Design top, start of the top module:
module top (
  input  logic        clk,
  input  logic        rst_n,
  input  logic [15:0] setpoint,
  input  logic [15:0] feedback,
  input  logic [15:0] Kp,
  input  logic [15:0] Ki,
  input  logic [15:0] Kd,
  input  logic [15:0] clk_prescaler,
  output logic [15:0] control_signal
);
  pid_controller u_dut (
    .clk(clk),
    .rst_n(rst_n),
    .setpoint(setpoint),
    .feedback(feedback),
    .Kp(Kp),
    .Ki(Ki),
    .Kd(Kd),
    .clk_prescaler(clk_prescaler),
    .control_signal(control_signal)
  );
endmodule
Size: ~65 flip-flops, roughly 110 I/O pins, about 18000 sq um of cells after synthesis.
==> flow/config.mk <==
export PLATFORM = sky130hd
export DESIGN_NAME = top
export DESIGN_NICKNAME = top
export VERILOG_FILES = /design/flow/design.v
export SDC_FILE = /design/flow/constraint.sdc
export NUM_CORES = 4
export LEC_CHECK = 0
export ABC_AREA = 1
export CAP_MARGIN = 20
export CORE_MARGIN = 2
export CORE_UTILIZATION = 72
export CTS_CLUSTER_DIAMETER = 375
export CTS_CLUSTER_SIZE = 99
export PLACE_DENSITY = 0.4
export SLEW_MARGIN = 20
==> flow/constraint.sdc <==
create_clock -name core_clock -period 3.57 [get_ports {clk}]
set_input_delay 0.7140 -clock core_clock [delete_from_list [all_inputs] [get_ports {clk}]]
set_output_delay 0.7140 -clock core_clock [all_outputs]
set_load 0.01 [all_outputs]
run.sh (not shown) runs the stock make flow with config.mk's settings and CLKGATE_MAP_FILE=.
The baseline ended with an error in clock tree synthesis (4_1_cts) (DPL-0033).
==> next run, changes <==
==> flow/config.mk (replaced) <==
export PLATFORM = sky130hd
export DESIGN_NAME = top
export DESIGN_NICKNAME = top
export VERILOG_FILES = /design/flow/design.v
export SDC_FILE = /design/flow/constraint.sdc
export NUM_CORES = 4
export LEC_CHECK = 0
export CAP_MARGIN = 20
export CORE_MARGIN = 2
export CORE_UTILIZATION = 65
export SLEW_MARGIN = 20
export TNS_END_PERCENT = 5
==> flow/constraint.sdc (replaced) <==
create_clock -name core_clock -period 10.2 [get_ports {clk}]
set_input_delay 2.0400 -clock core_clock [delete_from_list [all_inputs] [get_ports {clk}]]
set_output_delay 2.0400 -clock core_clock [all_outputs]
set_load 0.01 [all_outputs]
=>
- The new run finished but fails on setup timing
- synthesized area goes down by about 6%
- die area increases by about 4.3%
- synthesized cell count went down by 23%
==> next run, changes <==
--- a/flow/config.mk
+++ b/flow/config.mk
@@ -9,4 +9,4 @@
 export CORE_MARGIN = 2
-export CORE_UTILIZATION = 65
+export CORE_UTILIZATION = 61
+export CTS_CLUSTER_SIZE = 100
 export SLEW_MARGIN = 20
-export TNS_END_PERCENT = 5
==> flow/constraint.sdc (replaced) <==
create_clock -name core_clock -period 13.6 [get_ports {clk}]
set_input_delay 2.7200 -clock core_clock [delete_from_list [all_inputs] [get_ports {clk}]]
set_output_delay 2.7200 -clock core_clock [all_outputs]
set_load 0.01 [all_outputs]
=>
- This time the run went through all stages and came out clean
- die area grows by 6.4%
- first-iteration DRC count shrinks by 21%
- sequential share of layout area grows by 0.50 points
- synthesized area does not change
- critical path depth grows by 4
- utilization shrinks by 7.9 points
- routed wire length shrinks by 6.2%
- worst hold slack stays flat
==> next run, changes <==
--- a/flow/config.mk
+++ b/flow/config.mk
@@ -7,6 +7,10 @@
 export LEC_CHECK = 0
-export CAP_MARGIN = 20
-export CORE_MARGIN = 2
-export CORE_UTILIZATION = 61
-export CTS_CLUSTER_SIZE = 100
+export CAP_MARGIN = 10
+export CORE_ASPECT_RATIO = 1.74
+export CORE_MARGIN = 10
+export CORE_UTILIZATION = 40
+export CTS_CLUSTER_SIZE = 82
+export GPL_TIMING_DRIVEN = 0
+export HOLD_SLACK_MARGIN = 0.15
+export MAX_ROUTING_LAYER = met4
 export SLEW_MARGIN = 20
Effect:
- worst setup slack degrades by 0.23 ns
- global-route usage is lower by 8.6 points
- clock-buffer cell count is unchanged
- hold slack improves by 0.0057 ns
- die area is higher by 76%
- cell count is higher by 8.8%
==> next run, changes <==
==> flow/config.mk (replaced) <==
export PLATFORM = sky130hd
export DESIGN_NAME = top
export DESIGN_NICKNAME = top
export VERILOG_FILES = /design/flow/design.v
export SDC_FILE = /design/flow/constraint.sdc
export NUM_CORES = 4
export LEC_CHECK = 0
export CAP_MARGIN = 20
export CORE_MARGIN = 2
export CORE_UTILIZATION = 59
export SETUP_SLACK_MARGIN = 2.3
export SLEW_MARGIN = 20
==> flow/constraint.sdc (replaced) <==
create_clock -name core_clock -period 9.09 [get_ports {clk}]
set_input_delay 1.8180 -clock core_clock [delete_from_list [all_inputs] [get_ports {clk}]]
set_output_delay 1.8180 -clock core_clock [all_outputs]
set_load 0.01 [all_outputs]
After rerunning:
- The changed run completed, yet does not pass: setup timing
- non-clock buffer count came out higher by 138
- final area came out higher by roughly a tenth
- die size came out lower by well over a third
- clock-buffer cell count does not change
- worst setup slack is worse by 2.2 ns
- hold slack is worse by 0.0057 ns
- area after synthesis stays the same
- critical path depth stays the same
- synthesized cell count is unchanged
- final cell count came out lower slightly

========
## run A
Starting RTL as in the previous note.
make LEC_CHECK=0 CAP_MARGIN=15 CORE_MARGIN=2 CORE_UTILIZATION=68 CTS_CLUSTER_SIZE=21 SETUP_SLACK_MARGIN=1.38 SLEW_MARGIN=20 TNS_END_PERCENT=5 finish   # period 5.3 ns
To summarise run A: no stage aborted, but the layout did not pass its checks, failing on negative setup slack.
Here is what was changed in the inputs of run B compared with run A.
Settings: swapping 1.38 for 1.45 in SETUP_SLACK_MARGIN; clearing TNS_END_PERCENT, which used to be 5; swapping 15 for 20 in CAP_MARGIN; swapping 5.3 for 8.22 in the clock period (ns, I/O delays scaled along).
--- outcome ---
- The final report for run B shows a completed flow and a layout that fails verification, specifically negative setup slack.
- Run A → run B: fraction of area in clock buffers and inverters rose 0.17 points, HPWL after detailed placement about even.
- Run B against run A; count of nets after finishing is up slightly.
- Compared with run A, run B shows a higher global routing met2 resource utilization.
- Die area: run B vs run A identical
- Count of plain and timing-repair buffers in the layout was lower in the run labelled run A.
- Area growth from synthesis to layout, run A and run B: larger value in run B
What run C does differently from run B at the input level:
Settings: swapping 1.45 for -0.6 in SETUP_SLACK_MARGIN; swapping 21 for 22 in CTS_CLUSTER_SIZE; swapping 68 for 70 in CORE_UTILIZATION; swapping 8.22 for 9.96 in the clock period (ns, I/O delays scaled along).
Findings:
- Run C against run B: share of the clock period used by the worst path after layout shrank by 23 points, worst slack at placement grew by 1.35 ns, hold slack shrank by 0.0061 ns, area of the core region shrank by 3.2%.
- Going from run B to run C, clock tree cell share of total cell area now sits higher, final estimated routing congestion in global placement fell 4.7%.
- As for a clean layout from run C and run B, there is none.
- Layout checks on run B: not met. Flow itself completed; violations: negative setup slack.
- The flow completed for run C, but it is not clean: the layout still shows negative setup slack.

========
The RTL this note starts from:
==> flow/design.v <==
`timescale 1ns / 1ps
module pid_controller(
    input  logic        clk,
    input  logic        rst_n,
    input  logic [15:0] setpoint,
    input  logic [15:0] feedback,
    input  logic [15:0] Kp,
    input  logic [15:0] Ki,
    input  logic [15:0] Kd,
    input  logic [15:0] clk_prescaler,
    output logic [15:0] control_signal
);
    logic signed [16:0]  error_s;         
    logic signed [16:0]  prev_error_s;
    logic signed [31:0]  integral_s;      
    logic signed [31:0]  derivative_s;
    logic [15:0] clk_divider;
    logic        sampling_flag;
    logic signed [31:0] kp_mul, ki_mul;
    logic signed [31:0] kd_mul;
    logic signed [31:0] control_calc;
    always_ff @(posedge clk or negedge rst_n) begin
        if (!rst_n) begin
            clk_divider    <= 16'h0000;
            sampling_flag  <= 1'b0;
        end else if (clk_divider == clk_prescaler) begin
            clk_divider    <= 16'h0000;
            sampling_flag  <= 1'b1;
        end else begin
            clk_divider    <= clk_divider + 16'd1;
            sampling_flag  <= 1'b0;
        end
    end
    always_comb begin
        error_s = $signed({1'b0, setpoint}) - $signed({1'b0, feedback});
        kp_mul = $signed({1'b0, Kp}) * error_s;
        ki_mul = $signed({1'b0, Ki}) * error_s;
        kd_mul = $signed({1'b0, Kd}) * (error_s - prev_error_s);
        control_calc = kp_mul + integral_s + kd_mul;
    end
    always_ff @(posedge clk or negedge rst_n) begin
        if (!rst_n) begin
            prev_error_s   <= '0;
            integral_s     <= '0;
            derivative_s   <= '0;
            control_signal <= 16'h0000;
        end else if (sampling_flag) begin
            integral_s   <= integral_s + ki_mul;
            derivative_s <= kd_mul;
            control_signal <= control_calc[15:0];
            prev_error_s <= error_s;
        end
    end
endmodule
`timescale 1ns/1ps
module top (
  input  logic        clk,
  input  logic        rst_n,
  input  logic [15:0] setpoint,
  input  logic [15:0] feedback,
  input  logic [15:0] Kp,
  input  logic [15:0] Ki,
  input  logic [15:0] Kd,
  input  logic [15:0] clk_prescaler,
  output logic [15:0] control_signal
);
  pid_controller u_dut (
    .clk(clk),
    .rst_n(rst_n),
    .setpoint(setpoint),
    .feedback(feedback),
    .Kp(Kp),
    .Ki(Ki),
    .Kd(Kd),
    .clk_prescaler(clk_prescaler),
    .control_signal(control_signal)
  );
endmodule
Settings: LEC_CHECK=0, ABC_AREA=1, CAP_MARGIN=20, CORE_MARGIN=2, CORE_UTILIZATION=70, CTS_CLUSTER_DIAMETER=354, CTS_CLUSTER_SIZE=15, MAX_ROUTING_LAYER=met4, SLEW_MARGIN=20; clock period 5.38 ns.
The first run aborted during global routing (5_1_grt).
Edit:
Settings changed: ABC_AREA 1 to unset, CORE_UTILIZATION 70 to 65, CTS_CLUSTER_DIAMETER 354 to unset, CTS_CLUSTER_SIZE 15 to unset, MAX_ROUTING_LAYER met4 to unset, TNS_END_PERCENT set to 5.
Clock period 5.38 ns to 9.91 ns, I/O delays scaled along.
Outcome:
- With this change the flow completed, yet does not pass: setup timing
- synthesized area fell by 5.7%
- die area is higher by 1.5%
- synthesized cell count drops by 23%
Edit:
Settings changed: CORE_UTILIZATION 65 to 59, TNS_END_PERCENT 5 to unset.
Clock period 9.91 ns to 12.2 ns, I/O delays scaled along.
What happened: The changed run went through all stages and came out clean. Synthesized area does not change. Cell area goes down by 3.2%. Clock-buffer cell count stays the same. Synthesized cell count is unchanged. Die size goes up by 9.9%. Flip-flop count does not change. Sequential share of layout area went up by 0.27 points. Utilization decreases by 9.5 points.
Edit:
Settings changed: CORE_UTILIZATION 59 to 40.
Clock period 12.2 ns to 8.22 ns, I/O delays scaled along.
What happened: Now the flow completed and failed the layout checks on setup timing. Clock skew fell by 0.0033 ns. Routed wire length rose by roughly a tenth. Via count rose by a few percent. Cell count rose by roughly a tenth. Core utilization fell by 17 points.
Edit:
Clock period 8.22 ns to 12.2 ns, I/O delays scaled along.
What happened: With this change the flow finished clean. Routed wire length falls by a few percent. Worst setup slack gets better by 2.7 ns. Non-clock buffer count fell by 120. Critical path depth goes up by 1. Sequential share of layout area goes up by 0.65 points. Synthesized area does not change. Flip-flop count does not change. First-iteration DRC count goes down by about a fifth.
Edit:
Settings changed: CORE_UTILIZATION 40 to 13.
Clock period 12.2 ns to 13.6 ns, I/O delays scaled along.
Outcome: Final area rose by 5.6%; global-route usage drops by 13 points; final cell count goes up by 45%; worst setup slack improves by 0.26 ns; first-iteration DRC count climbs by 11%.
